### run.sh
#!/bin/bash
# the make line also repeats each setting of config.mk as NAME=value (left out here)
make -C /OpenROAD-flow-scripts/flow DESIGN_CONFIG=/design/flow/config.mk WORK_HOME=/design/flow/orfs CLKGATE_MAP_FILE= finish
### config.mk
export PLATFORM = sky130hd
export DESIGN_NAME = DCT_Custom_Instruction
export DESIGN_NICKNAME = DCT_Custom_Instruction
export VERILOG_FILES = /design/flow/design.v
export SDC_FILE = /design/flow/constraint.sdc
export NUM_CORES = 4
export LEC_CHECK = 0
export CAP_MARGIN = 20
export CORE_MARGIN = 2
export CORE_UTILIZATION = 57
export SETUP_SLACK_MARGIN = 3.05
export SLEW_MARGIN = 20
### constraint.sdc
create_clock -name core_clock -period 11.6 [get_ports {clk}]
set_input_delay 2.3200 -clock core_clock [delete_from_list [all_inputs] [get_ports {clk}]]
set_output_delay 2.3200 -clock core_clock [all_outputs]
set_load 0.01 [all_outputs]
### design.v
module DCT_Component (
    input clk,
    input reset,
    input [3:0] address,
    input signed [31:0] writedata,
    input write,
    input read,
    input chipselect,
    output reg signed [31:0] readdata
);
    parameter signed [31:0] c1 = 1420;
    parameter signed [31:0] c2 = 1338;
    parameter signed [31:0] c3 = 1204;
    parameter signed [31:0] c5 = 805;
    parameter signed [31:0] c6 = 554;
    parameter signed [31:0] c7 = 283;
    parameter s1 = 3;
    parameter s2 = 10;
    parameter s3 = 13; 
    reg signed [31:0] data1, data2, data3, data4, data5, data6, data7, data8;
    wire signed [31:0] result1, result2, result3, result4, result5, result6, result7, result8;
    wire signed [31:0] result1_, result2_, result3_, result4_, result5_, result6_, result7_, result8_;
    wire signed [31:0] x0, x1, x2, x3, x4, x5, x6, x7, x8;
    wire signed [31:0] x5_out, x8_out, x7_out;
    DCT_Stage1 stage1(
        .data1(data1), .data2(data2), .data3(data3), .data4(data4),
        .data5(data5), .data6(data6), .data7(data7), .data8(data8),
        .x0(x0), .x1(x1), .x2(x2), .x3(x3), .x5(x5), .x6(x6), .x7(x7), .x8(x8)
    );
    DCT_Stage2 stage2(
        .x8(x8), .x5(x5), .x7(x7), .x6(x6),
        .x4(x4), .x5_out(x5_out), .x8_out(x8_out), .x7_out(x7_out)
    );
    DCT_Stage3 stage3(
        .x4(x4), .x5_out(x5_out),
        .result1(result1), .result5(result5)
    );
    DCT_Stage3Col stage3col(
        .x4(x4), .x5_out(x5_out),
        .result1_(result1_), .result5_(result5_)
    );
    DCT_Stage4 stage4(
        .x0(x0), .x1(x1), .x2(x2), .x3(x3), .x8_out(x8_out), .x7_out(x7_out),
        .result3(result3), .result7(result7), .result8(result8), .result6(result6), .result4(result4), .result2(result2)
    );
    DCT_Stage4Col stage4col(
        .x0(x0), .x1(x1), .x2(x2), .x3(x3), .x8_out(x8_out), .x7_out(x7_out),
        .result3_(result3_), .result7_(result7_), .result8_(result8_), .result6_(result6_), .result4_(result4_), .result2_(result2_)
    );
    always @(posedge clk or posedge reset) begin
        if (reset) begin
            data1 <= 0;
            data2 <= 0;
            data3 <= 0;
            data4 <= 0;
            data5 <= 0;
            data6 <= 0;
            data7 <= 0;
            data8 <= 0;
            readdata <= 0;
        end else begin
            if (write && chipselect) begin
                case (address)
                    4'b0000: data1 <= writedata;
                    4'b0001: data2 <= writedata;
                    4'b0010: data3 <= writedata;
                    4'b0011: data4 <= writedata;
                    4'b0100: data5 <= writedata;
                    4'b0101: data6 <= writedata;
                    4'b0110: data7 <= writedata;
                    4'b0111: data8 <= writedata;
                endcase
            end
            if (read && chipselect) begin
                case (address)
                    4'b0000: readdata <= result1;
                    4'b0001: readdata <= result2;
                    4'b0010: readdata <= result3;
                    4'b0011: readdata <= result4;
                    4'b0100: readdata <= result5;
                    4'b0101: readdata <= result6;
                    4'b0110: readdata <= result7;
                    4'b0111: readdata <= result8;
                    4'b1000: readdata <= result1_;
                    4'b1001: readdata <= result2_;
                    4'b1010: readdata <= result3_;
                    4'b1011: readdata <= result4_;
                    4'b1100: readdata <= result5_;
                    4'b1101: readdata <= result6_;
                    4'b1110: readdata <= result7_;
                    4'b1111: readdata <= result8_;
                endcase
            end
        end
    end
defparam stage4.c1 = c1;
defparam stage4.c2 = c2;
defparam stage4.c3 = c3;
defparam stage4.c5 = c5;
defparam stage4.c6 = c6;
defparam stage4.c7 = c7;
defparam stage4.s1 = s1;
defparam stage4.s2 = s2;
defparam stage4.s3 = s3;
defparam stage4col.c1 = c1;
defparam stage4col.c2 = c2;
defparam stage4col.c3 = c3;
defparam stage4col.c5 = c5;
defparam stage4col.c6 = c6;
defparam stage4col.c7 = c7;
defparam stage4col.s1 = s1;
defparam stage4col.s2 = s2;
defparam stage4col.s3 = s3;
defparam stage3col.s1 = s1;
defparam stage3col.s2 = s2;
defparam stage3col.s3 = s3;
endmodule
module DCT_Stage1(
    input signed [31:0] data1, data2, data3, data4, data5, data6, data7, data8,
    output reg signed [31:0] x0, x1, x2, x3, x5, x6, x7, x8
);
    always @(*) begin
        x8 = data1 + data8;
        x0 = data1 - data8;
        x7 = data2 + data7;
        x1 = data2 - data7;
        x6 = data3 + data6;
        x2 = data3 - data6;
        x5 = data4 + data5;
        x3 = data4 - data5;
    end
endmodule
module DCT_Stage2(
    input signed [31:0] x8, x5, x7, x6,
    output reg signed [31:0] x4, x5_out, x8_out, x7_out
);
    always @(*) begin
        x4 = x8 + x5;
        x8_out = x8 - x5;
        x5_out = x7 + x6;
        x7_out = x7 - x6;
    end
endmodule
module DCT_Stage3(
    input signed [31:0] x4, x5_out,
    output reg signed [31:0] result1, result5
);
    always @(*) begin
        result1 = x4 + x5_out;
        result5 = x4 - x5_out;
    end
endmodule
module DCT_Stage3Col(
    input signed [31:0] x4, x5_out,
    output reg signed [31:0] result1_, result5_
);
    parameter s1 = 3;
    parameter s2 = 10;
    parameter s3 = 13; 
    always @(*) begin
        result1_ = (x4 + x5_out) >>> s1;
        result5_ = (x4 - x5_out) >>> s1;
    end
endmodule
module DCT_Stage4(
    input signed [31:0] x0, x1, x2, x3, x8_out, x7_out,
    output reg signed [31:0] result3, result7, result8, result6, result4, result2
);
    parameter signed [31:0] c1 = 1420;
    parameter signed [31:0] c2 = 1338;
    parameter signed [31:0] c3 = 1204;
    parameter signed [31:0] c5 = 805;
    parameter signed [31:0] c6 = 554;
    parameter signed [31:0] c7 = 283;
    parameter s1 = 3;
    parameter s2 = 10;
    parameter s3 = 13; 
    always @(*) begin
        result3 = (x8_out * c2 + x7_out * c6) >>> s2;
        result7 = (x8_out * c6 - x7_out * c2) >>> s2;
        result8 = (x0 * c7 - x1 * c5 + x2 * c3 - x3 * c1) >>> s2;
        result6 = (x0 * c5 - x1 * c1 + x2 * c7 + x3 * c3) >>> s2;
        result4 = (x0 * c3 - x1 * c7 - x2 * c1 - x3 * c5) >>> s2;
        result2 = (x0 * c1 + x1 * c3 + x2 * c5 + x3 * c7) >>> s2;
    end
endmodule
module DCT_Stage4Col(
    input signed [31:0] x0, x1, x2, x3, x8_out, x7_out,
    output reg signed [31:0] result3_, result7_, result8_, result6_, result4_, result2_
);
    parameter signed [31:0] c1 = 1420;
    parameter signed [31:0] c2 = 1338;
    parameter signed [31:0] c3 = 1204;
    parameter signed [31:0] c5 = 805;
    parameter signed [31:0] c6 = 554;
    parameter signed [31:0] c7 = 283;
    parameter s1 = 3;
    parameter s2 = 10;
    parameter s3 = 13; 
    always @(*) begin
        result3_ = (x8_out * c2 + x7_out * c6) >>> s3;
        result7_ = (x8_out * c6 - x7_out * c2) >>> s3;
        result8_ = (x0 * c7 - x1 * c5 + x2 * c3 - x3 * c1) >>> s3;
        result6_ = (x0 * c5 - x1 * c1 + x2 * c7 + x3 * c3) >>> s3;
        result4_ = (x0 * c3 - x1 * c7 - x2 * c1 - x3 * c5) >>> s3;
        result2_ = (x0 * c1 + x1 * c3 + x2 * c5 + x3 * c7) >>> s3;
    end
endmodule
module DCT_Custom_Instruction(clk,
                              reset,
                              dataa,
                              n,
                              clk_en,
                              start,
							                done,
                              result);
parameter c1 = 1420;
parameter c2 = 1338;
parameter c3 = 1204;
parameter c5 = 805;
parameter c6 = 554;
parameter c7 = 283;
parameter s1 = 3;
parameter s2 = 10;
parameter s3 = 13;   
  input clk;
  input reset;
  input signed [31:0] dataa;  
  input [4:0] n;
  input clk_en;
  input start;
  output done;
  output signed [31:0] result;
  wire [3:0] address;
  wire write;
  wire read;
  reg done_delay;
  assign write = (n<8);
  assign read = (n>7);
 assign address = (n == 1) ? 4'b0001 :
                   (n == 2) ? 4'b0010 :
                   (n == 3) ? 4'b0011 :
                   (n == 4) ? 4'b0100 :
                   (n == 5) ? 4'b0101 :
                   (n == 6) ? 4'b0110 :
                   (n == 7) ? 4'b0111 :
                   (n == 8) ? 4'b0000 :
                   (n == 9) ? 4'b0001 :
                   (n == 10) ? 4'b0010 :
                   (n == 11) ? 4'b0011 :
                   (n == 12) ? 4'b0100 :
                   (n == 13) ? 4'b0101 :
                   (n == 14) ? 4'b0110 :
                   (n == 15) ? 4'b0111 :
                   (n == 16) ? 4'b1000 :
                   (n == 17) ? 4'b1001 :
                   (n == 18) ? 4'b1010 :
                   (n == 19) ? 4'b1011 :
                   (n == 20) ? 4'b1100 :
                   (n == 21) ? 4'b1101 :
                   (n == 22) ? 4'b1110 :
                   (n == 23) ? 4'b1111 : 4'b0000;
  assign done = (n>7)? done_delay : start;
  always @ (posedge clk or posedge reset)
  begin
  if (reset)
		done_delay <= 0;
  else
		done_delay <= start & read;
  end
  DCT_Component wrapper_wiring(.clk(clk),
                               .reset(reset),
                               .address(address),
                               .writedata(dataa),
                               .write(write & start),
                               .read(read),
                               .chipselect(clk_en),
                               .readdata(result));
defparam wrapper_wiring.c1 = c1;
defparam wrapper_wiring.c2 = c2;
defparam wrapper_wiring.c3 = c3;
defparam wrapper_wiring.c5 = c5;
defparam wrapper_wiring.c6 = c6;
defparam wrapper_wiring.c7 = c7;
defparam wrapper_wiring.s1 = s1;
defparam wrapper_wiring.s2 = s2;
defparam wrapper_wiring.s3 = s3;
endmodule
==> flow_summary.ini, run 1 <==
; generated from flow reports
[yosys]
yosys_area_mm2 = 0.118
syn_avg_cell_area_um2 = 9.31
ys_cells = 12600
adder_share_pct = 55.3
syn_inst = 12600
compound_area_share_pct = 10.8
top_cells_by_count = inv_1 (3094), ha_1 (2205), fa_1 (1870)
synthXorXnorAreaFrac_pct = 7.42
ys_async_sr_fraction_pct = 100
synth-main-ff-cell = dfrtp_1
synth_warnings = 8
top_area_cell = fa_1
ys_sh_mux_pct = 2.52
synth.distinct_cells = 101
yosys.area_share.simple_pct = 7.31
top_logic_kind = adder cells
top_cell_area_share_pct = 31.8
ys_seq_share_pct = 6.15
fp_nets = 16800
top_cell = inv_1
syn_area_mm2 = 0.118
ys_ff = 289
top_cells_by_area = fa_1 (32%), ha_1 (23%), inv_1 (9.9%)
edf_count = 0

[worst_setup_path]
critPathLaunchType = register
reg2reg_depth = 55
critPathTopFamily = adder cells
reg2reg_setup_slack_ns = -2.15
cpMaxStageDelayCell = fa_1
worstSetupEndpoint = wrapper_wiring.readdata[20]$_DFFE_PP0P_
timing.rr.start = wrapper_wiring.data2[0]$_DFFE_PP0P_
cp_common_cell = fa_1
crit_arrival_ns = 14.29
reg2reg_to = wrapper_wiring.readdata[20]$_DFFE_PP0P_
path_class = reg2reg
startpoint = wrapper_wiring.data2[0]$_DFFE_PP0P_
cp_num_buf_inv = 7
crit_required_ns = 12.14
worstPathMaxFanout = 6
max_stage_delay_ns = 0.60
worstSetupEndpointType = register
cp.depth = 55

[clocking]
cts_hold_buf = 0
clk_pin_slew_ns = 0.07
clockBufferDepth = 3
cts_made_buffers = 31
root_buffer = clkbuf_16
clock_sink_count = 289
cts_tree = yes
clock_latency_ns = 0.68
htree_levels = 1

[run_status]
status = failed layout checks
so_faults = setup timing

[cells_and_area]
design_area_mm2 = 0.147
final_cells = 18100
syn_to_final_growth_pct = 25.1
n_fill_cell = 15500
nets = 19500
fin_util_pct = 71.9
mi_logic_area_mm2 = 0.101
regArea_mm2 = 0.00723

[drt]
avgViaCountPerCell = 5.82
drtPass1Iterations = 6
wl_um = 479000
drc = 0
vias = 105000
routedWlPerCell_um = 26.5
drt_iter0_drc = 8807
ant_nets = 0

[run]
warning_count = 354
cap_violations = 0

[timing]
clock.fmax_mhz = 72.7
rsz0062_at_grt = true
finalClockSkew_ns = 0.0456
finalHoldViolations = 0
setup_viol = 26
max_slew_margin_pct = 14.8
timing.final.crit_share_pct = 119
worst_slack_ns = -2.15
period_needed_ns = 13.75
drv_slew = 0
fin_tns_setup_ns = -44.11
worst_pin_slew_ns = 1.27

[floorplanning]
die_area_mm2 = 0.210
io_pins = 74
die-height_um = 458
fp-utilization_pct = 57.4
coreArea_mm2 = 0.205
die_w_um = 458
row_count = 166

[global_routing]
gr-total-overflow = 0
grt_first_pass_wirelength_um = 704000
grt_max_degree = 136
track_usage_pct = 45.8
grt_pass1_vias = 115000
antenna_found_initial = 33

[placement]
placedCellCount = 17900
io_buffers = 73
place.gp.congestion = 1.10
postPlaceCellArea_mm2 = 0.143
dp_hpwl_um = 422000

[hold_path]
hp-class = reg2reg
whs_endpoint = wrapper_wiring.readdata[25]$_DFFE_PP0P_
hold_path_depth = 1
min-delay-start = wrapper_wiring.readdata[25]$_DFFE_PP0P_
[per-stage QoR]
step,worst slack [ns],hold WS [ns]
after CTS,-1.98,0.481
final,-2.15,0.479
after global placement,-2.38,0.465
after floorplan,-0.961,0.499
after detailed placement,-2.57,0.467
after global routing,-2.58,0.509
[per-layer routing]
layer  vias up  track usage, %  wire length (um)
met5         -               0               189
met4        28            27.6             36300
met3      1797            14.5             54500
met2      5227            72.2            212000
met1     52200            54.7            176000
li1      45900               -                 -
[timing repair]
item | in CTS | in global routing
endpoints found under the setup margin | 32 | 32
resized | 365 | 115
pin swaps | 213 | 111
setup buffers | 56 | 28
[cell type report]
type                       count  share of cell area, %
multi-input combinational   9059                   68.8
sequential                   289                   4.91
timing repair buffer        2863                   15.3
clock inverter                14                  0.121
antenna                       17                 0.0289
tap                         2688                   2.28
inverter                    3098                   7.91
clock buffer                  43                  0.619
==> run 2, diff against run 1 <==
- CORE_UTILIZATION: 57 -> 61
- CTS_CLUSTER_DIAMETER: not set -> 207
- SETUP_SLACK_MARGIN: 3.05 -> -1.12
- SLEW_MARGIN: 20 -> 25
- clock period: 11.6 -> 15.6 ns (I/O delays scaled with it)
==> run 2 against run 1 <==
Still fails the layout checks on setup timing; synthesized cell count stayed put; utilization is 6.8 points lower; clock skew increased by 0.026 ns; critical path type unchanged.
==> flow_summary.ini, run 2 <==
; generated from flow reports
[run_status]
status = failed layout checks
so_faults = setup timing

[global_routing]
track_usage_pct = 44.5
gr-total-overflow = 0
grt_max_degree = 97
antenna_found_initial = 38
grt_pass1_vias = 99900
grt_first_pass_wirelength_um = 636000

[yosys]
adder_share_pct = 55.3
ys_ff = 289
compound_area_share_pct = 10.8
ys_seq_share_pct = 6.15
top_logic_kind = adder cells
fp_nets = 16800
syn_area_mm2 = 0.118
top_cell_area_share_pct = 31.8
edf_count = 0
syn_inst = 12600
top_cells_by_count = inv_1 (3094), ha_1 (2205), fa_1 (1870)
yosys_area_mm2 = 0.118
ys_sh_mux_pct = 2.52
top_cells_by_area = fa_1 (32%), ha_1 (23%), inv_1 (9.9%)
synthXorXnorAreaFrac_pct = 7.42
ys_async_sr_fraction_pct = 100
top_cell = inv_1
synth_warnings = 8
syn_avg_cell_area_um2 = 9.31
synth-main-ff-cell = dfrtp_1
yosys.area_share.simple_pct = 7.31
top_area_cell = fa_1
synth.distinct_cells = 101
ys_cells = 12600

[timing]
setup_viol = 10
clock.fmax_mhz = 63.4
fin_tns_setup_ns = -1.02
timing.final.crit_share_pct = 101
period_needed_ns = 15.77
finalHoldViolations = 0
finalClockSkew_ns = 0.0718
worst_slack_ns = -0.167
max_slew_margin_pct = 16.3
worst_pin_slew_ns = 1.24
hold_slack_ns = 0.488
drv_slew = 0

[worst_setup_path]
worstSetupEndpointType = register
worstSetupEndpoint = wrapper_wiring.readdata[31]$_DFFE_PP0P_
startpoint = wrapper_wiring.data6[1]$_DFFE_PP0P_
cp_common_cell = fa_1
crit_arrival_ns = 16.30
crit_required_ns = 16.13
worstPathMaxFanout = 8
cpMaxStageDelayCell = xnor2_1
critPathTopFamily = adder cells
max_stage_delay_ns = 0.73
path_class = reg2reg
reg2reg_to = wrapper_wiring.readdata[31]$_DFFE_PP0P_
critPathLaunchType = register
reg2reg_depth = 55
cp_num_buf_inv = 8
cp.depth = 55
reg2reg_setup_slack_ns = -0.17
timing.rr.start = wrapper_wiring.data6[1]$_DFFE_PP0P_

[hold_path]
whs_endpoint = wrapper_wiring.readdata[5]$_DFFE_PP0P_
hp-class = reg2reg
hold_path_depth = 1
min-delay-start = wrapper_wiring.readdata[5]$_DFFE_PP0P_

[floorplanning]
row_count = 161
die-height_um = 443
coreArea_mm2 = 0.192
io_pins = 74
die_w_um = 443
die_area_mm2 = 0.196
fp-utilization_pct = 61.2

[drt]
avgViaCountPerCell = 6.11
drtPass1Iterations = 8
ant_nets = 0
wl_um = 435000
routedWlPerCell_um = 28.2
drt_iter0_drc = 8660
vias = 94300
drc = 0

[placement]
io_buffers = 73
dp_hpwl_um = 382000
place.gp.congestion = 1.09
placedCellCount = 15400

[run]
cap_violations = 0
warning_count = 350

[clocking]
cts_made_buffers = 31
cts_resized = 0
cts_tree = yes
clock_sink_count = 289
root_buffer = clkbuf_16
clk_pin_slew_ns = 0.07
cts_hold_buf = 0
postCtsSetupBuffers = 0
htree_levels = 1
clockBufferDepth = 3
clock_latency_ns = 0.69

[cells_and_area]
syn_to_final_growth_pct = 6.23
nets = 17000
n_fill_cell = 15900
final_cells = 15400
fin_util_pct = 65.0
==> run 2: layout make-up <==
cell class | count | area, um2 | area share (%)
Multi-Input combinational cell | 9059 | 98700 | 79.0
Inverter | 3098 | 11600 | 9.31
Sequential cell | 289 | 7230 | 5.79
Tap cell | 2526 | 3160 | 2.53
Timing Repair Buffer | 388 | 3120 | 2.49
Clock buffer | 39 | 876 | 0.701
Clock inverter | 18 | 229 | 0.183
Antenna cell | 10 | 25.0 | 0.0200
==> run 2: routing by layer <==
metal  routed length (um)  track usage [%]
met1               164000             55.2
met2               192000             69.4
met3                49700             13.6
met4                30200             24.4
met5                  264                0
==> run 2: metrics by stage <==
stage	setup slack [ns]	area, um2
2_1_floorplan	2.39	118000
3_3_place_gp	0.211	124000
3_5_place_dp	0.260	124000
4_1_cts	0.234	125000
5_1_grt	-0.551	125000
6_report	-0.167	125000
==> run 3, diff against run 2 <==
- CORE_UTILIZATION: 61 -> 72
- CTS_CLUSTER_DIAMETER: 207 -> 346
- MAX_ROUTING_LAYER: not set -> met4
- PLACE_DENSITY_LB_ADDON: not set -> 0.01
- SETUP_SLACK_MARGIN: -1.12 -> -1.2
- SLEW_MARGIN: 25 -> 20
- TNS_END_PERCENT: not set -> 40
- clock period: 15.6 -> 12.2 ns (I/O delays scaled with it)
==> run 3 against run 2 <==
The layout still fails its checks (setup timing); design area is 11% higher; first-iteration DRC count up 58%; via count is 12% higher; register-to-register slack got worse by 1.6 ns; utilization increased by 20 points; area after synthesis unchanged; clock-buffer cell count is 5 higher; final cell count rose by 8.9%; worst setup slack got worse by 1.6 ns.
==> flow_summary.ini, run 3 <==
; generated from flow reports
[run_status]
status = failed layout checks
so_faults = setup timing

[cells_and_area]
syn_to_final_growth_pct = 17.4
fin_util_pct = 85.0
nets = 18700

[hold_path]
min-delay-start = wrapper_wiring.readdata[5]$_DFFE_PP0P_
hp-class = reg2reg
hold_path_depth = 1
whs_endpoint = wrapper_wiring.readdata[5]$_DFFE_PP0P_

[timing]
finalHoldViolations = 0
timing.final.crit_share_pct = 115
max_slew_margin_pct = 8.01
period_needed_ns = 14.01
finalClockSkew_ns = 0.0472
rsz0062_at_grt = true
worst_slack_ns = -1.81
hold_slack_ns = 0.490
setup_viol = 27
worst_pin_slew_ns = 1.37
drv_slew = 0
clock.fmax_mhz = 71.4

[yosys]
compound_area_share_pct = 10.8
synth-main-ff-cell = dfrtp_1
syn_avg_cell_area_um2 = 9.31
synth_warnings = 8
synth.distinct_cells = 101
yosys_area_mm2 = 0.118
top_cells_by_area = fa_1 (32%), ha_1 (23%), inv_1 (9.9%)
top_cell = inv_1
syn_area_mm2 = 0.118
synthXorXnorAreaFrac_pct = 7.42
ys_seq_share_pct = 6.15
syn_inst = 12600
ys_sh_mux_pct = 2.52
ys_async_sr_fraction_pct = 100
top_cells_by_count = inv_1 (3094), ha_1 (2205), fa_1 (1870)
top_cell_area_share_pct = 31.8
ys_ff = 289
top_logic_kind = adder cells
adder_share_pct = 55.3
yosys.area_share.simple_pct = 7.31
top_area_cell = fa_1
fp_nets = 16800
edf_count = 0
ys_cells = 12600

[worst_setup_path]
reg2reg_to = wrapper_wiring.readdata[31]$_DFFE_PP0P_
max_stage_delay_ns = 0.56
worstSetupEndpoint = wrapper_wiring.readdata[31]$_DFFE_PP0P_
cpMaxStageDelayCell = fa_1
startpoint = wrapper_wiring.data1[0]$_DFFE_PP0P_
crit_arrival_ns = 14.51
cp.depth = 57
cp_num_buf_inv = 16
cp_common_cell = buf_4
timing.rr.start = wrapper_wiring.data1[0]$_DFFE_PP0P_
reg2reg_setup_slack_ns = -1.81
worstSetupEndpointType = register
critPathTopFamily = adder cells
worstPathMaxFanout = 8
path_class = reg2reg
reg2reg_depth = 57
crit_required_ns = 12.70
critPathLaunchType = register

[floorplanning]
die-height_um = 408
fp-utilization_pct = 72.4
coreArea_mm2 = 0.163
die_area_mm2 = 0.167
die_w_um = 408
io_pins = 74
row_count = 148

[clocking]
htree_levels = 2
cts_hold_buf = 0
clk_pin_slew_ns = 0.07
clockBufferDepth = 3
cts_tree = yes
clock_sink_count = 289
cts_made_buffers = 34
clock_latency_ns = 0.61
root_buffer = clkbuf_16

[drt]
routedWlPerCell_um = 27.5
drtPass1Iterations = 12
drc = 0
avgViaCountPerCell = 6.27
ant_nets = 0
drt_iter0_drc = 13700
vias = 105000
wl_um = 463000

[placement]
io_buffers = 73
dp_hpwl_um = 396000
place.gp.congestion = 1.18

[global_routing]
grt_max_degree = 136
grt_first_pass_wirelength_um = 687000
track_usage_pct = 57.6
grt_pass1_vias = 110000
antenna_found_initial = 42
gr-total-overflow = 0

[run]
cap_violations = 0
warning_count = 357
[run 3: what timing repair did]
item | CTS | global route
setup buffers | 4 | 9
pin swaps | 13 | 43
setup endpoints to repair | 19 | 22
gates cloned | 0 | 0
resized | 41 | 121
[run 3: final cells by class]
type                            count  area [um2]
Sequential cell                   289        7230
Antenna cell                       46         115
Timing Repair Buffer             2074       16200
Inverter                         3098       11600
Tap cell                         2175        2720
Clock inverter                     17         156
Fill cell                        9264       24400
Clock buffer                       44         960
Multi-Input combinational cell   9059       99100
[run 3: through the flow]
step           std cells  setup WS [ns]  instance area, um2  setup TNS, ns
2_1_floorplan      12600          -1.01              118000         -13.27
3_3_place_gp       16700          -2.09              136000         -35.53
3_5_place_dp       16700          -2.68              136000         -48.02
4_1_cts            16800          -1.78              137000         -33.40
5_1_grt            16800          -2.11              138000         -43.79
6_report           16800          -1.81              138000         -35.01
[run 3: routing by layer]
metal / up-vias / share of wire (%) / global-route usage (%) / wire length, um
li1: 44400 / - / - / -
met2: 7704 / 40 / 78.3 / 183000
met1: 50700 / 33 / 66.8 / 155000
met5: - / 0 / - / 0
met4: 0 / 13 / 52.7 / 60100
met3: 2576 / 14 / 19.7 / 64400
==> run 4, diff against run 3 <==
- CORE_UTILIZATION: 72 -> 67
- CTS_CLUSTER_DIAMETER: 346 -> not set
- PLACE_DENSITY_LB_ADDON: 0.01 -> not set
- SETUP_SLACK_MARGIN: -1.2 -> 2.78
- TNS_END_PERCENT: 40 -> not set
- clock period: 12.2 -> 15.1 ns (I/O delays scaled with it)
==> run 4 against run 3 <==
The run now finishes clean; critical path type unchanged; synthesized cell count did not move; critical path depth down 4; first-iteration DRC count shrank 19%; maximum frequency increased by 0.53%; clock-buffer cell count down 3.
==> flow_summary.ini, run 4 <==
; generated from flow reports
[yosys]
synth-main-ff-cell = dfrtp_1
syn_area_mm2 = 0.118
synthXorXnorAreaFrac_pct = 7.42
ys_seq_share_pct = 6.15
syn_inst = 12600
compound_area_share_pct = 10.8
synth_warnings = 8
yosys.area_share.simple_pct = 7.31
top_logic_kind = adder cells
edf_count = 0
ys_cells = 12600
adder_share_pct = 55.3
ys_sh_mux_pct = 2.52
fp_nets = 16800
ys_ff = 289
top_area_cell = fa_1
top_cells_by_area = fa_1 (32%), ha_1 (23%), inv_1 (9.9%)
ys_async_sr_fraction_pct = 100
syn_avg_cell_area_um2 = 9.31
top_cell_area_share_pct = 31.8
yosys_area_mm2 = 0.118
synth.distinct_cells = 101
top_cell = inv_1
top_cells_by_count = inv_1 (3094), ha_1 (2205), fa_1 (1870)

[worst_setup_path]
worstSetupEndpointType = register
cpMaxStageDelayCell = fa_1
reg2reg_setup_slack_ns = 1.16
worstSetupEndpoint = wrapper_wiring.readdata[30]$_DFFE_PP0P_
timing.rr.start = wrapper_wiring.data6[9]$_DFFE_PP0P_
cp_common_cell = fa_1
crit_required_ns = 15.58
cp_num_buf_inv = 8
critPathTopFamily = adder cells
crit_arrival_ns = 14.42
critPathLaunchType = register
path_class = reg2reg
startpoint = wrapper_wiring.data6[9]$_DFFE_PP0P_
reg2reg_to = wrapper_wiring.readdata[30]$_DFFE_PP0P_
max_stage_delay_ns = 0.57
reg2reg_depth = 53
cp.depth = 53
worstPathMaxFanout = 8

[timing]
finalHoldViolations = 0
drv_slew = 0
finalClockSkew_ns = 0.0296
clock.fmax_mhz = 71.8
period_needed_ns = 13.94
setup_viol = 0
fin_tns_setup_ns = 0
max_slew_margin_pct = 8.88
rsz0062_at_grt = true
timing.final.crit_share_pct = 92.3
worst_pin_slew_ns = 1.36

[floorplanning]
coreArea_mm2 = 0.174
row_count = 153
die_w_um = 423
die_area_mm2 = 0.179
io_pins = 74
die-height_um = 423
fp-utilization_pct = 67.5

[cells_and_area]
n_fill_cell = 12200
syn_to_final_growth_pct = 9.75
design_area_mm2 = 0.129
regArea_mm2 = 0.00723
mi_logic_area_mm2 = 0.102
nets = 17100

[clocking]
clk_pin_slew_ns = 0.07
clockBufferDepth = 3
cts_tree = yes
htree_levels = 2
cts_made_buffers = 34
clock_latency_ns = 0.62
clock_sink_count = 289
root_buffer = clkbuf_16

[hold_path]
min-delay-start = wrapper_wiring.readdata[8]$_DFFE_PP0P_
hold_path_depth = 2
whs_endpoint = wrapper_wiring.readdata[8]$_DFFE_PP0P_
hp-class = reg2reg

[drt]
routedWlPerCell_um = 29.5
drc = 0
vias = 98600
ant_nets = 0
drt_iter0_drc = 11100
avgViaCountPerCell = 6.41
wl_um = 453000
drtPass1Iterations = 11

[placement]
dp_hpwl_um = 385000
io_buffers = 73
place.gp.congestion = 1.17
postPlaceCellArea_mm2 = 0.124

[global_routing]
grt_max_degree = 143
track_usage_pct = 52.1
grt_first_pass_wirelength_um = 663000
gr-total-overflow = 0
antenna_found_initial = 37
grt_pass1_vias = 104000

[run]
cap_violations = 0
warning_count = 359

[run_status]
status = no timing/DRC/antenna violations
==> run 4: layer usage <==
layer  global-route usage, %  share of wire [%]
met4                    35.8                9.3
met1                    61.2                 35
met2                    76.1                 43
met3                    16.8                 13
met5                       -                  0
==> run 4: what timing repair did <==
item	CTS	global route
setup buffers	111	25
resized	399	124
hold buffers	0	0
setup endpoints to repair	29	30
pin swaps	141	38
==> run 4: area by class of cell <==
cell class,instances,area share (%)
clock inverters,19,0.174
well taps,2325,2.25
repair buffers,503,3.36
multi-input cells,9059,78.8
inverters,3098,9.02
flip-flops and latches,289,5.60
clock buffers,41,0.718
diodes,50,0.0969
==> run 4: through the flow <==
stage	instances	setup slack (ns)	hold WS (ns)	util, %
4_1_cts	15300	1.60	0.486	73.5
5_1_grt	15400	0.918	0.513	74.1
6_report	15400	1.16	0.485	74.1
3_3_place_gp	15100	0.768	0.471	71.0
2_1_floorplan	12600	2.54	0.499	-
3_5_place_dp	15100	0.557	0.473	71.0
==> run 5, diff against run 4 <==
- ABC_AREA: not set -> 1
- CELL_PAD_IN_SITES_GLOBAL_PLACEMENT: not set -> 3
- CORE_ASPECT_RATIO: not set -> 0.91
- CORE_UTILIZATION: 67 -> 59
- CTS_CLUSTER_DIAMETER: not set -> 160
- GPL_ROUTABILITY_DRIVEN: not set -> 1
- MAX_ROUTING_LAYER: met4 -> not set
- MIN_ROUTING_LAYER: not set -> met2
- SETUP_SLACK_MARGIN: 2.78 -> 3.21
- SLEW_MARGIN: 20 -> 0
- clock period: 15.1 -> 16.0 ns (I/O delays scaled with it)
==> run 5 against run 4 <==
The run now fails in 3_1_place_gp_skip_io; area after synthesis grew 4.4%; synthesized cell count grew 19%; die size grew 18%.
==> flow_summary.ini, run 5 <==
; flow metrics
[floorplanning]
row_count = 159
coreArea_mm2 = 0.207
fp-utilization_pct = 59.4
die-height_um = 439
die_area_mm2 = 0.212
die_w_um = 482

[yosys]
ys_ff = 289
compound_area_share_pct = 9.79
synthXorXnorAreaFrac_pct = 5.98
top_cell_area_share_pct = 30.5
syn_avg_cell_area_um2 = 8.20
syn_inst = 15000
top_cell = inv_1
top_logic_kind = adder cells
syn_area_mm2 = 0.123
synth_warnings = 8
yosys_area_mm2 = 0.123
edf_count = 0
top_area_cell = fa_1
yosys.area_share.simple_pct = 12.5
ys_seq_share_pct = 5.89
ys_sh_mux_pct = 0.422
synth.distinct_cells = 79
ys_cells = 15000
top_cells_by_area = fa_1 (30%), ha_1 (22%), inv_1 (12%)
fp_nets = 19100
synth-main-ff-cell = dfrtp_1
top_cells_by_count = inv_1 (3767), ha_1 (2205), nand2_1 (2008)
adder_share_pct = 52.9
ys_async_sr_fraction_pct = 100

[run_status]
status = aborted with a tool error
lastStage = 3_1_place_gp_skip_io
stop_error = [ERROR GPL-0301] Utilization 121.847 % exceeds 100%.
==> run 6, diff against run 5 <==
- ABC_AREA: 1 -> not set
- CELL_PAD_IN_SITES_GLOBAL_PLACEMENT: 3 -> not set
- CORE_ASPECT_RATIO: 0.91 -> not set
- CORE_UTILIZATION: 59 -> 57
- CTS_CLUSTER_DIAMETER: 160 -> not set
- GPL_ROUTABILITY_DRIVEN: 1 -> not set
- MIN_ROUTING_LAYER: met2 -> not set
- SETUP_SLACK_MARGIN: 3.21 -> 3.08
- SLEW_MARGIN: 0 -> 20
- clock period: 16.0 -> 11.2 ns (I/O delays scaled with it)
==> run 6 against run 5 <==
Now fails the layout checks on setup timing; area after synthesis is 4.2% lower; synthesized cell count shrank 16%; die size down 0.85%.
==> flow_summary.ini, run 6 <==
; generated from flow reports
[placement]
pre_cts_slack_ns = -2.83
dp_hpwl_um = 422000
place.gp.congestion = 1.10
io_buffers = 73
postPlaceCellArea_mm2 = 0.145

[drt]
avgViaCountPerCell = 5.81
drc = 0
drtPass1Iterations = 8
routedWlPerCell_um = 26.1
ant_nets = 0
vias = 107000
wl_um = 480000
drt_iter0_drc = 8904

[yosys]
ys_seq_share_pct = 6.15
compound_area_share_pct = 10.8
adder_share_pct = 55.3
synth.distinct_cells = 101
top_cell_area_share_pct = 31.8
ys_async_sr_fraction_pct = 100
fp_nets = 16800
syn_area_mm2 = 0.118
ys_cells = 12600
synthXorXnorAreaFrac_pct = 7.42
syn_inst = 12600
edf_count = 0
synth-main-ff-cell = dfrtp_1
top_cells_by_area = fa_1 (32%), ha_1 (23%), inv_1 (9.9%)
synth_warnings = 8
top_cell = inv_1
syn_avg_cell_area_um2 = 9.31
ys_sh_mux_pct = 2.52
top_cells_by_count = inv_1 (3094), ha_1 (2205), fa_1 (1870)
top_area_cell = fa_1
yosys.area_share.simple_pct = 7.31
yosys_area_mm2 = 0.118
ys_ff = 289
top_logic_kind = adder cells

[timing]
rsz0062_at_grt = true
clock.fmax_mhz = 73.6
hold_slack_ns = 0.491
period_needed_ns = 13.59
finalHoldViolations = 0
timing.final.crit_share_pct = 121
drv_slew = 0
worst_slack_ns = -2.39
setup_viol = 30
worst_pin_slew_ns = 1.25
max_slew_margin_pct = 15.6
finalClockSkew_ns = 0.0480

[clocking]
clockBufferDepth = 3
clock_sink_count = 289
cts_made_buffers = 30
clk_pin_slew_ns = 0.06
cts_tree = yes
clock_latency_ns = 0.68
htree_levels = 1
root_buffer = clkbuf_16

[floorplanning]
coreArea_mm2 = 0.205
die_area_mm2 = 0.210
die_w_um = 458
io_pins = 74
die-height_um = 458
fp-utilization_pct = 57.4
row_count = 166

[hold_path]
min-delay-start = wrapper_wiring.readdata[1]$_DFFE_PP0P_
hold_path_depth = 1
hp-class = reg2reg
whs_endpoint = wrapper_wiring.readdata[1]$_DFFE_PP0P_

[run_status]
so_faults = setup timing
status = failed layout checks

[worst_setup_path]
worstPathMaxFanout = 8
reg2reg_setup_slack_ns = -2.39
reg2reg_to = wrapper_wiring.readdata[25]$_DFFE_PP0P_
crit_required_ns = 11.75
worstSetupEndpointType = register
worstSetupEndpoint = wrapper_wiring.readdata[25]$_DFFE_PP0P_
cp_num_buf_inv = 11
reg2reg_depth = 58
startpoint = wrapper_wiring.data6[0]$_DFFE_PP0P_
path_class = reg2reg
critPathLaunchType = register
cp.depth = 58
critPathTopFamily = adder cells
timing.rr.start = wrapper_wiring.data6[0]$_DFFE_PP0P_
max_stage_delay_ns = 0.55
cpMaxStageDelayCell = fa_1
cp_common_cell = fa_1
crit_arrival_ns = 14.14

[run]
cap_violations = 0
warning_count = 354

[global_routing]
track_usage_pct = 45.7
grt_first_pass_wirelength_um = 704000
grt_max_degree = 136
gr-total-overflow = 0
grt_pass1_vias = 116000
antenna_found_initial = 32

[cells_and_area]
syn_to_final_growth_pct = 27.1
design_area_mm2 = 0.150
n_fill_cell = 14900
nets = 19800
## run 6: what timing repair did
| item | CTS | global route |
|---|---|---|
| cloned | 0 | 0 |
| setup endpoints to repair | 32 | 32 |
| pin swaps | 206 | 138 |
| hold buffers | 0 | 0 |
| buffers inserted | 97 | 26 |
| gates resized | 329 | 245 |
## run 6: routing by layer
metal | track usage, % | vias to the layer above | routed length [um]
met5 | 0 | - | 181
met4 | 27.6 | 24 | 36200
met3 | 14.5 | 1898 | 55400
met2 | 72.6 | 5377 | 214000
met1 | 54.1 | 52800 | 174000
li1 | - | 46500 | -
## run 6: layout make-up
class | instances | area [um2] | share of cell area, %
Clock inverter | 13 | 111 | 0.0745
Antenna cell | 16 | 40.0 | 0.0268
Sequential cell | 289 | 7230 | 4.84
Timing Repair Buffer | 3156 | 24900 | 16.6
Tap cell | 2688 | 3360 | 2.25
Multi-Input combinational cell | 9059 | 101000 | 67.8
Clock buffer | 40 | 858 | 0.574
Inverter | 3098 | 11600 | 7.78
## run 6: through the flow
stage	TNS, ns	util [%]	instances
2_1_floorplan	-20.11	-	12600
3_3_place_gp	-56.71	70.7	18200
3_5_place_dp	-61.52	70.7	18200
4_1_cts	-49.23	72.3	18300
5_1_grt	-61.97	73.0	18300
6_report	-52.47	73.0	18400
==> run 7, diff against run 6 <==
- CELL_PAD_IN_SITES_DETAIL_PLACEMENT: not set -> 1
- CORE_ASPECT_RATIO: not set -> 0.55
- CORE_MARGIN: 2 -> 3
- CORE_UTILIZATION: 57 -> 32
- CTS_CLUSTER_SIZE: not set -> 34
- GPL_ROUTABILITY_DRIVEN: not set -> 0
- GPL_TIMING_DRIVEN: not set -> 1
- HOLD_SLACK_MARGIN: not set -> 0.13
- MAX_ROUTING_LAYER: not set -> met5
- MIN_ROUTING_LAYER: not set -> met2
- PLACE_DENSITY_LB_ADDON: not set -> 0.02
- SETUP_SLACK_MARGIN: 3.08 -> 0.81
- TNS_END_PERCENT: not set -> 35
- clock period: 11.2 -> 16.7 ns (I/O delays scaled with it)
==> run 7 against run 6 <==
The flow now stops in 5_1_grt; synthesized cell count unchanged; area after synthesis unchanged; die size increased by 79%.
==> flow_summary.ini, run 7 <==
; flow metrics
[clocking]
cts_made_buffers = 46
htree_levels = 2
clockBufferDepth = 3
clock_sink_count = 289
root_buffer = clkbuf_16

[yosys]
top_cells_by_area = fa_1 (32%), ha_1 (23%), inv_1 (9.9%)
compound_area_share_pct = 10.8
top_cell_area_share_pct = 31.8
syn_inst = 12600
synth-main-ff-cell = dfrtp_1
yosys_area_mm2 = 0.118
top_logic_kind = adder cells
ys_sh_mux_pct = 2.52
syn_avg_cell_area_um2 = 9.31
syn_area_mm2 = 0.118
ys_async_sr_fraction_pct = 100
yosys.area_share.simple_pct = 7.31
ys_cells = 12600
adder_share_pct = 55.3
synth_warnings = 8
top_area_cell = fa_1
top_cell = inv_1
top_cells_by_count = inv_1 (3094), ha_1 (2205), fa_1 (1870)
fp_nets = 16800
edf_count = 0
synthXorXnorAreaFrac_pct = 7.42
ys_ff = 289
ys_seq_share_pct = 6.15
synth.distinct_cells = 101

[floorplanning]
io_pins = 74
row_count = 164
fp-utilization_pct = 32.3
die-height_um = 456
die_w_um = 824
coreArea_mm2 = 0.364
die_area_mm2 = 0.375

[placement]
dp_hpwl_um = 500000
io_buffers = 73
placedCellCount = 17700

[run_status]
status = aborted with a tool error
stop_error = [ERROR GRT-0116] Global routing finished with congestion. Check the congestion regions in the DRC Viewer.
lastStage = 5_1_grt

[global_routing]
gr-total-overflow = 1055
track_usage_pct = 55.1
==> run 7: through the flow <==
| step | instance area, um2 | utilization, % | hold WS (ns) | worst slack [ns] |
|---|---|---|---|---|
| CTS | 128000 | 35.2 | 0.505 | 0.892 |
| global placement | 127000 | 34.8 | 0.469 | 0.749 |
| floorplan | 118000 | - | 0.499 | 3.49 |
| detailed placement | 127000 | 34.8 | 0.487 | 0.815 |
==> run 7: layer usage <==
layer	overflow	global-route usage, %
met4	11	17.7
met3	893	74.4
met1	-	-
met5	146	52.6
met2	5	58.1
==> run 7: repair_timing <==
item                                    in CTS
setup buffers                                0
pin swaps                                    0
gates resized                                1
hold buffers                                 0
endpoints found under the setup margin       7
==> run 8, diff against run 7 <==
- CELL_PAD_IN_SITES_DETAIL_PLACEMENT: 1 -> not set
- CORE_ASPECT_RATIO: 0.55 -> not set
- CORE_MARGIN: 3 -> 2
- CORE_UTILIZATION: 32 -> 40
- CTS_CLUSTER_SIZE: 34 -> not set
- GPL_ROUTABILITY_DRIVEN: 0 -> not set
- GPL_TIMING_DRIVEN: 1 -> not set
- HOLD_SLACK_MARGIN: 0.13 -> not set
- MAX_ROUTING_LAYER: met5 -> not set
- MIN_ROUTING_LAYER: met2 -> not set
- PLACE_DENSITY_LB_ADDON: 0.02 -> not set
- SETUP_SLACK_MARGIN: 0.81 -> not set
- TNS_END_PERCENT: 35 -> not set
- clock period: 16.7 -> 11.9 ns (I/O delays scaled with it)
==> run 8 against run 7 <==
Now fails the layout checks on setup timing; area after synthesis did not move; synthesized cell count stayed put; die size fell by 20%.
==> flow_summary.ini, run 8 <==
; generated from flow reports
[timing]
worst_slack_ns = -1.59
max_slew_margin_pct = 20.9
period_needed_ns = 13.49
finalHoldViolations = 0
drv_slew = 0
worst_pin_slew_ns = 1.17
fin_tns_setup_ns = -26.87
rsz0062_at_grt = true
timing.final.crit_share_pct = 113
setup_viol = 24
clock.fmax_mhz = 74.1
finalClockSkew_ns = 0.0781
hold_slack_ns = 0.471

[clocking]
clockBufferDepth = 3
cts_hold_buf = 0
clock_sink_count = 289
root_buffer = clkbuf_16
clk_pin_slew_ns = 0.06
clock_latency_ns = 0.67
cts_made_buffers = 40
htree_levels = 2
cts_tree = yes

[global_routing]
grt_max_degree = 124
gr-total-overflow = 0
track_usage_pct = 31.6
antenna_found_initial = 25
grt_first_pass_wirelength_um = 688000
grt_pass1_vias = 101000

[yosys]
synth-main-ff-cell = dfrtp_1
synthXorXnorAreaFrac_pct = 7.42
ys_ff = 289
top_cell_area_share_pct = 31.8
top_area_cell = fa_1
top_logic_kind = adder cells
syn_area_mm2 = 0.118
synth.distinct_cells = 101
top_cells_by_count = inv_1 (3094), ha_1 (2205), fa_1 (1870)
synth_warnings = 8
ys_sh_mux_pct = 2.52
syn_avg_cell_area_um2 = 9.31
ys_cells = 12600
compound_area_share_pct = 10.8
syn_inst = 12600
adder_share_pct = 55.3
yosys_area_mm2 = 0.118
yosys.area_share.simple_pct = 7.31
edf_count = 0
ys_async_sr_fraction_pct = 100
fp_nets = 16800
top_cell = inv_1
top_cells_by_area = fa_1 (32%), ha_1 (23%), inv_1 (9.9%)
ys_seq_share_pct = 6.15

[run]
cap_violations = 0
warning_count = 357

[hold_path]
min-delay-start = wrapper_wiring.readdata[14]$_DFFE_PP0P_
hp-class = reg2reg
hold_path_depth = 2
whs_endpoint = wrapper_wiring.readdata[14]$_DFFE_PP0P_

[floorplanning]
io_pins = 74
die_area_mm2 = 0.298
coreArea_mm2 = 0.293
row_count = 199
die_w_um = 546
die-height_um = 546
fp-utilization_pct = 40.1

[worst_setup_path]
cp_num_buf_inv = 10
crit_required_ns = 12.39
path_class = reg2reg
worstSetupEndpoint = wrapper_wiring.readdata[23]$_DFFE_PP0P_
critPathTopFamily = adder cells
startpoint = wrapper_wiring.data2[0]$_DFFE_PP0P_
reg2reg_to = wrapper_wiring.readdata[23]$_DFFE_PP0P_
timing.rr.start = wrapper_wiring.data2[0]$_DFFE_PP0P_
worstSetupEndpointType = register
cpMaxStageDelayCell = fa_1
cp_common_cell = fa_2
critPathLaunchType = register
reg2reg_setup_slack_ns = -1.59
worstPathMaxFanout = 8
reg2reg_depth = 58
crit_arrival_ns = 13.98
cp.depth = 58
max_stage_delay_ns = 0.57

[placement]
dp_hpwl_um = 420000
io_buffers = 73
place.gp.congestion = 1.05
pre_cts_slack_ns = -2.33

[drt]
avgViaCountPerCell = 5.14
wl_um = 470000
vias = 98800
routedWlPerCell_um = 24.4
drt_iter0_drc = 8027
drtPass1Iterations = 8
drc = 0
ant_nets = 0

[run_status]
so_faults = setup timing
status = failed layout checks

[cells_and_area]
n_fill_cell = 28000
syn_to_final_growth_pct = 26.1
nets = 19400
fin_util_pct = 50.6
[run 8: what timing repair did]
item,4_1_cts,5_1_grt
gates resized,232,265
endpoints found under the setup margin,27,28
hold endpoints to repair,0,0
pin swaps,81,152
setup buffers,28,51
[run 8: area by class of cell]
cell class              instances  area (um2)  area share, %
diodes                         13        32.5         0.0219
clock buffers                  54        1110          0.750
clock inverters                20         285          0.192
inverters                    3098       11600           7.84
multi-input cells            9059      101000           68.2
flip-flops and latches        289        7230           4.87
well taps                    3919        4900           3.30
repair buffers               2785       22000           14.9
[run 8: stage by stage]
stage	instances	instance area, um2
2_1_floorplan	12600	118000
3_3_place_gp	19100	144000
3_5_place_dp	19100	144000
4_1_cts	19200	147000
5_1_grt	19200	148000
6_report	19200	148000
[run 8: layer usage]
| metal | vias up | routed length (um) | global-route usage (%) |
|---|---|---|---|
| li1 | 45800 | - | - |
| met1 | 48900 | 198000 | 41.9 |
| met2 | 3230 | 205000 | 49.3 |
| met3 | 843 | 34300 | 5.46 |
| met4 | 18 | 32300 | 16.4 |
| met5 | - | 111 | 0 |
==> run 9, diff against run 8 <==
- SETUP_SLACK_MARGIN: not set -> 4.52
- clock period: 11.9 -> 15.7 ns (I/O delays scaled with it)
==> run 9 against run 8 <==
Now clean on timing, DRC and antenna; synthesized cell count is the same; die size unchanged; hold slack gained 0.0098 ns; clock skew fell by 0.011 ns; utilization is 5.3 points lower; register-to-register slack improved by 3.8 ns; first-iteration DRC count fell by 7.8%; via count down 8.8%; critical path depth is 1 lower; routed wire length down 3.9%; highest routed layer unchanged.
==> flow_summary.ini, run 9 <==
; generated from flow reports
[run_status]
status = no timing/DRC/antenna violations

[yosys]
top_cell_area_share_pct = 31.8
top_area_cell = fa_1
yosys.area_share.simple_pct = 7.31
ys_sh_mux_pct = 2.52
fp_nets = 16800
synth-main-ff-cell = dfrtp_1
yosys_area_mm2 = 0.118
ys_async_sr_fraction_pct = 100
top_cell = inv_1
synth.distinct_cells = 101
top_cells_by_area = fa_1 (32%), ha_1 (23%), inv_1 (9.9%)
synth_warnings = 8
top_logic_kind = adder cells
top_cells_by_count = inv_1 (3094), ha_1 (2205), fa_1 (1870)
adder_share_pct = 55.3
edf_count = 0
ys_seq_share_pct = 6.15
synthXorXnorAreaFrac_pct = 7.42
syn_avg_cell_area_um2 = 9.31
ys_cells = 12600
syn_inst = 12600
syn_area_mm2 = 0.118
compound_area_share_pct = 10.8
ys_ff = 289

[worst_setup_path]
cp_num_buf_inv = 14
reg2reg_depth = 57
worstSetupEndpointType = register
critPathLaunchType = register
path_class = reg2reg
startpoint = wrapper_wiring.data3[1]$_DFFE_PP0P_
cp_common_cell = fa_1
worstPathMaxFanout = 8
crit_arrival_ns = 14.09
critPathTopFamily = adder cells
timing.rr.start = wrapper_wiring.data3[1]$_DFFE_PP0P_
max_stage_delay_ns = 0.56
worstSetupEndpoint = wrapper_wiring.readdata[25]$_DFFE_PP0P_
cpMaxStageDelayCell = fa_1
reg2reg_setup_slack_ns = 2.17
crit_required_ns = 16.26
reg2reg_to = wrapper_wiring.readdata[25]$_DFFE_PP0P_
cp.depth = 57

[timing]
timing.final.crit_share_pct = 86.2
finalClockSkew_ns = 0.0671
finalHoldViolations = 0
worst_pin_slew_ns = 1.22
clock.fmax_mhz = 73.9
max_slew_margin_pct = 17.8
rsz0062_at_grt = true
fin_tns_setup_ns = 0
drv_slew = 0
setup_viol = 0
period_needed_ns = 13.53

[drt]
avgViaCountPerCell = 5.28
ant_nets = 0
routedWlPerCell_um = 26.5
vias = 90100
drtPass1Iterations = 6
drc = 0
drt_iter0_drc = 7400
wl_um = 452000

[floorplanning]
row_count = 199
fp-utilization_pct = 40.1
coreArea_mm2 = 0.293
io_pins = 74
die_area_mm2 = 0.298
die-height_um = 546
die_w_um = 546

[cells_and_area]
mi_logic_area_mm2 = 0.102
syn_to_final_growth_pct = 13.0
n_fill_cell = 28600
fin_util_pct = 45.3
final_cells = 17100
nets = 17200
regArea_mm2 = 0.00724

[clocking]
htree_levels = 2
root_buffer = clkbuf_16
cts_hold_buf = 0
clock_latency_ns = 0.73
cts_made_buffers = 38
clock_sink_count = 289
cts_tree = yes
clockBufferDepth = 3
clk_pin_slew_ns = 0.06

[global_routing]
track_usage_pct = 30.3
grt_pass1_vias = 91200
grt_first_pass_wirelength_um = 651000
gr-total-overflow = 0
grt_max_degree = 125
antenna_found_initial = 15

[hold_path]
hold_path_depth = 1
min-delay-start = wrapper_wiring.readdata[27]$_DFFE_PP0P_
whs_endpoint = wrapper_wiring.readdata[27]$_DFFE_PP0P_
hp-class = reg2reg

[run]
warning_count = 359
cap_violations = 0

[placement]
dp_hpwl_um = 396000
placedCellCount = 16800
place.gp.congestion = 1.02
io_buffers = 73
==> run 9: final cells by class <==
type	count	area share (%)
Inverter	3098	8.78
Clock buffer	54	0.776
Tap cell	3919	3.69
Timing Repair Buffer	626	4.03
Sequential cell	289	5.45
Clock inverter	15	0.150
Antenna cell	9	0.0169
Multi-Input combinational cell	9059	77.1
==> run 9: routing by layer <==
layer	up-vias	GRT usage (%)	wire, um
met3	650	4.31	28900
met4	2	24.4	46600
met2	3138	45.0	190000
met5	-	0	13
met1	44900	39.4	186000
li1	41500	-	-
==> run 9: per-stage QoR <==
step,area (um2),hold slack [ns],setup WS (ns)
3_5_place_dp,126000,0.470,0.822
6_report,133000,0.481,2.17
2_1_floorplan,118000,0.499,3.14
3_3_place_gp,126000,0.472,0.894
5_1_grt,133000,0.520,1.77
4_1_cts,130000,0.488,2.07
==> run 9: what timing repair did <==
action / CTS / global route
setup endpoints to repair: 32 / 32
cloned: 0 / 0
buffers inserted: 120 / 101
resized: 382 / 344
endpoints found under the hold margin: 0 / 0
pin swaps: 145 / 188
==> run 10, diff against run 9 <==
- CORE_ASPECT_RATIO: not set -> 0.91
- CORE_UTILIZATION: 40 -> 59
- CTS_CLUSTER_DIAMETER: not set -> 160
- GPL_ROUTABILITY_DRIVEN: not set -> 0
- MIN_ROUTING_LAYER: not set -> met2
- SETUP_SLACK_MARGIN: 4.52 -> -0.68
- SLEW_MARGIN: 20 -> 0
- clock period: 15.7 -> 16.0 ns (I/O delays scaled with it)
==> run 10 against run 9 <==
Synthesized cell count is the same; area after synthesis is the same; die size shrank 32%; the run now fails in 5_1_grt.
==> flow_summary.ini, run 10 <==
; flow metrics
[placement]
postPlaceCellArea_mm2 = 0.123
io_buffers = 73
dp_hpwl_um = 374000
placedCellCount = 15400

[floorplanning]
fp-utilization_pct = 59.3
coreArea_mm2 = 0.198
die_area_mm2 = 0.203
io_pins = 74
die-height_um = 430
row_count = 156
die_w_um = 472

[run_status]
stop_error = [ERROR GRT-0116] Global routing finished with congestion. Check the congestion regions in the DRC Viewer.
status = aborted with a tool error
lastStage = 5_1_grt

[yosys]
compound_area_share_pct = 10.8
adder_share_pct = 55.3
ys_async_sr_fraction_pct = 100
syn_area_mm2 = 0.118
syn_inst = 12600
ys_ff = 289
top_logic_kind = adder cells
yosys.area_share.simple_pct = 7.31
top_cell_area_share_pct = 31.8
synthXorXnorAreaFrac_pct = 7.42
top_cell = inv_1
syn_avg_cell_area_um2 = 9.31
edf_count = 0
fp_nets = 16800
top_cells_by_area = fa_1 (32%), ha_1 (23%), inv_1 (9.9%)
ys_seq_share_pct = 6.15
ys_sh_mux_pct = 2.52
synth-main-ff-cell = dfrtp_1
yosys_area_mm2 = 0.118
top_cells_by_count = inv_1 (3094), ha_1 (2205), fa_1 (1870)
top_area_cell = fa_1
ys_cells = 12600
synth.distinct_cells = 101
synth_warnings = 8

[clocking]
cts_made_buffers = 36
clockBufferDepth = 3
postCtsSetupBuffers = 0
root_buffer = clkbuf_16
cts_hold_buf = 0
htree_levels = 2
clock_sink_count = 289
cts_resized = 0

[global_routing]
gr-total-overflow = 650
track_usage_pct = 72.6
-- run 10: layer usage --
metal  GRT overflow  GRT usage, %
met2             19          77.7
met5             93          61.8
met4             14          44.0
met3            524          84.6
met1              -             -
-- run 10: metrics by stage --
stage	setup WS [ns]	hold slack [ns]
4_1_cts	0.827	0.487
3_5_place_dp	0.905	0.474
3_3_place_gp	1.08	0.460
2_1_floorplan	2.79	0.499
==> run 11, diff against run 10 <==
- CAP_MARGIN: 20 -> 15
- CORE_ASPECT_RATIO: 0.91 -> not set
- CORE_MARGIN: 2 -> 3
- CORE_UTILIZATION: 59 -> 72
- CTS_CLUSTER_DIAMETER: 160 -> not set
- CTS_CLUSTER_SIZE: not set -> 34
- GPL_ROUTABILITY_DRIVEN: 0 -> not set
- GPL_TIMING_DRIVEN: not set -> 1
- HOLD_SLACK_MARGIN: not set -> 0.25
- MAX_ROUTING_LAYER: not set -> met5
- MIN_ROUTING_LAYER: met2 -> not set
- PLACE_DENSITY: not set -> 0.65
- SETUP_SLACK_MARGIN: -0.68 -> 2.46
- SLEW_MARGIN: 0 -> 20
- clock period: 16.0 -> 10.8 ns (I/O delays scaled with it)
==> run 11 against run 10 <==
The flow again stops in 5_1_grt; synthesized cell count unchanged; die size is 17% lower; area after synthesis unchanged.
==> flow_summary.ini, run 11 <==
; flow metrics
[run_status]
lastStage = 5_1_grt
stop_error = [ERROR GRT-0116] Global routing finished with congestion. Check the congestion regions in the DRC Viewer.
status = aborted with a tool error

[yosys]
top_cell_area_share_pct = 31.8
top_cells_by_area = fa_1 (32%), ha_1 (23%), inv_1 (9.9%)
ys_cells = 12600
top_logic_kind = adder cells
yosys.area_share.simple_pct = 7.31
adder_share_pct = 55.3
ys_async_sr_fraction_pct = 100
syn_inst = 12600
edf_count = 0
compound_area_share_pct = 10.8
ys_ff = 289
synth-main-ff-cell = dfrtp_1
synth.distinct_cells = 101
yosys_area_mm2 = 0.118
syn_area_mm2 = 0.118
synth_warnings = 8
syn_avg_cell_area_um2 = 9.31
top_cell = inv_1
top_area_cell = fa_1
ys_seq_share_pct = 6.15
synthXorXnorAreaFrac_pct = 7.42
fp_nets = 16800
top_cells_by_count = inv_1 (3094), ha_1 (2205), fa_1 (1870)
ys_sh_mux_pct = 2.52

[clocking]
htree_levels = 1
clockBufferDepth = 3
clock_sink_count = 289
cts_hold_buf = 0
root_buffer = clkbuf_16
cts_made_buffers = 29

[placement]
place.gp.congestion = 1.21
io_buffers = 73
pre_cts_slack_ns = -3.44
postPlaceCellArea_mm2 = 0.145
dp_hpwl_um = 437000

[global_routing]
track_usage_pct = 80.7
gr-total-overflow = 344

[floorplanning]
die_w_um = 410
die_area_mm2 = 0.168
die-height_um = 410
coreArea_mm2 = 0.161
fp-utilization_pct = 72.9
io_pins = 74
row_count = 147
## run 11: through the flow
stage,TNS (ns),hold WS (ns),cells
detailed placement,-77.63,0.465,17700
CTS,-64.23,0.485,17900
floorplan,-28.86,0.499,12600
global placement,-62.71,0.462,17700
## run 11: timing repair
item | CTS
pin swaps | 224
buffers inserted | 67
endpoints found under the setup margin | 32
cloned | 0
gates resized | 357
## run 11: routing by layer
metal / GRT usage, % / overflow
met1: 79.1 / 20
met2: 94.5 / 177
met3: 70.9 / 26
met4: 75.4 / 119
met5: 58.2 / 2
==> run 12, diff against run 11 <==
- ABC_AREA: not set -> 1
- CELL_PAD_IN_SITES_GLOBAL_PLACEMENT: not set -> 0
- CORE_MARGIN: 3 -> 2
- CORE_UTILIZATION: 72 -> 38
- CTS_CLUSTER_DIAMETER: not set -> 97
- CTS_CLUSTER_SIZE: 34 -> not set
- GPL_TIMING_DRIVEN: 1 -> not set
- HOLD_SLACK_MARGIN: 0.25 -> not set
- MAX_ROUTING_LAYER: met5 -> not set
- PLACE_DENSITY: 0.65 -> 0.92
- SETUP_SLACK_MARGIN: 2.46 -> not set
- TNS_END_PERCENT: not set -> 80
- clock period: 10.8 -> 21.7 ns (I/O delays scaled with it)
==> run 12 against run 11 <==
Now clean on timing, DRC and antenna; synthesized cell count is 19% higher; area after synthesis is 4.4% higher; die size grew 95%.
==> flow_summary.ini, run 12 <==
; generated from flow reports
[timing]
finalClockSkew_ns = 0.0642
clock.fmax_mhz = 68.2
drv_slew = 0
fin_tns_setup_ns = 0
hold_slack_ns = 0.494
rsz0062_at_grt = false
finalHoldViolations = 0
max_slew_margin_pct = 21.2
setup_viol = 0
timing.final.crit_share_pct = 67.6
worst_pin_slew_ns = 1.17
period_needed_ns = 14.66

[worst_setup_path]
startpoint = wrapper_wiring.data8[4]$_DFFE_PP0P_
cp.depth = 56
worstPathMaxFanout = 12
path_class = reg2reg
max_stage_delay_ns = 0.87
reg2reg_setup_slack_ns = 7.04
cp_num_buf_inv = 9
reg2reg_depth = 56
reg2reg_to = wrapper_wiring.readdata[22]$_DFFE_PP0P_
critPathTopFamily = adder cells
timing.rr.start = wrapper_wiring.data8[4]$_DFFE_PP0P_
critPathLaunchType = register
cpMaxStageDelayCell = xor2_1
crit_arrival_ns = 15.12
crit_required_ns = 22.17
worstSetupEndpointType = register
worstSetupEndpoint = wrapper_wiring.readdata[22]$_DFFE_PP0P_

[clocking]
cts_hold_buf = 0
cts_tree = yes
postCtsSetupBuffers = 0
clock_sink_count = 289
clk_pin_slew_ns = 0.06
cts_made_buffers = 36
cts_resized = 0
clock_latency_ns = 0.64
root_buffer = clkbuf_16
clockBufferDepth = 3
htree_levels = 2

[yosys]
ys_ff = 289
top_cells_by_count = inv_1 (3767), ha_1 (2205), nand2_1 (2008)
syn_inst = 15000
syn_avg_cell_area_um2 = 8.20
top_area_cell = fa_1
synthXorXnorAreaFrac_pct = 5.98
yosys_area_mm2 = 0.123
synth-main-ff-cell = dfrtp_1
fp_nets = 19100
adder_share_pct = 52.9
ys_cells = 15000
synth_warnings = 8
top_cells_by_area = fa_1 (30%), ha_1 (22%), inv_1 (12%)
top_cell = inv_1
edf_count = 0
syn_area_mm2 = 0.123
top_logic_kind = adder cells
ys_async_sr_fraction_pct = 100
ys_sh_mux_pct = 0.422
yosys.area_share.simple_pct = 12.5
ys_seq_share_pct = 5.89
synth.distinct_cells = 79
compound_area_share_pct = 9.79
top_cell_area_share_pct = 30.5

[hold_path]
min-delay-start = wrapper_wiring.readdata[9]$_DFFE_PP0P_
whs_endpoint = wrapper_wiring.readdata[9]$_DFFE_PP0P_
hold_path_depth = 2
hp-class = reg2reg

[drt]
drc = 0
routedWlPerCell_um = 26.6
vias = 107000
ant_nets = 0
route.met3.wl_um = 62600
dr_wl_met2_um = 206000
top_layer = met5
drtPass1Iterations = 10
drt_iter0_drc = 13500
wl_met1_um = 198000
avgViaCountPerCell = 5.52
wl_um = 516000

[run_status]
status = no timing/DRC/antenna violations

[floorplanning]
die_w_um = 573
coreArea_mm2 = 0.321
row_count = 208
fp-utilization_pct = 38.2
die_area_mm2 = 0.328
io_pins = 74
die-height_um = 573

[cells_and_area]
syn_to_final_growth_pct = 6.59
n_fill_cell = 31800
nets = 19200

[run]
cap_violations = 0
warning_count = 354

[global_routing]
grt_max_degree = 123
gr-total-overflow = 0
grt_first_pass_wirelength_um = 738000
track_usage_pct = 31.3
antenna_found_initial = 14
grt_pass1_vias = 106000

[placement]
place.gp.congestion = 1.11
dp_hpwl_um = 450000
io_buffers = 73
[run 12: stage by stage]
step / util [%] / setup slack (ns) / std cells / area, um2
2_1_floorplan: - / 9.38 / 15000 / 123000
5_1_grt: 40.7 / 6.45 / 19400 / 131000
3_3_place_gp: 40.3 / 7.28 / 19300 / 130000
4_1_cts: 40.7 / 7.36 / 19400 / 131000
6_report: 40.7 / 7.04 / 19400 / 131000
3_5_place_dp: 40.3 / 7.42 / 19300 / 130000
[run 12: final cells by class]
| type | instances | area [um2] | area share [%] |
|---|---|---|---|
| Sequential cell | 289 | 7230 | 5.52 |
| Multi-Input combinational cell | 10700 | 101000 | 76.8 |
| Inverter | 3822 | 14400 | 11.0 |
| Timing Repair Buffer | 253 | 2090 | 1.60 |
| Clock inverter | 17 | 304 | 0.232 |
| Antenna cell | 12 | 30.0 | 0.0229 |
| Tap cell | 4305 | 5390 | 4.11 |
| Clock buffer | 49 | 1010 | 0.771 |
[run 12: per-layer routing]
| layer | global-route usage (%) | up-vias |
|---|---|---|
| met5 | 0.279 | - |
| met4 | 23.2 | 14 |
| met3 | 8.75 | 1540 |
| met2 | 44.4 | 6833 |
| met1 | 40.4 | 51900 |
| li1 | - | 46800 |
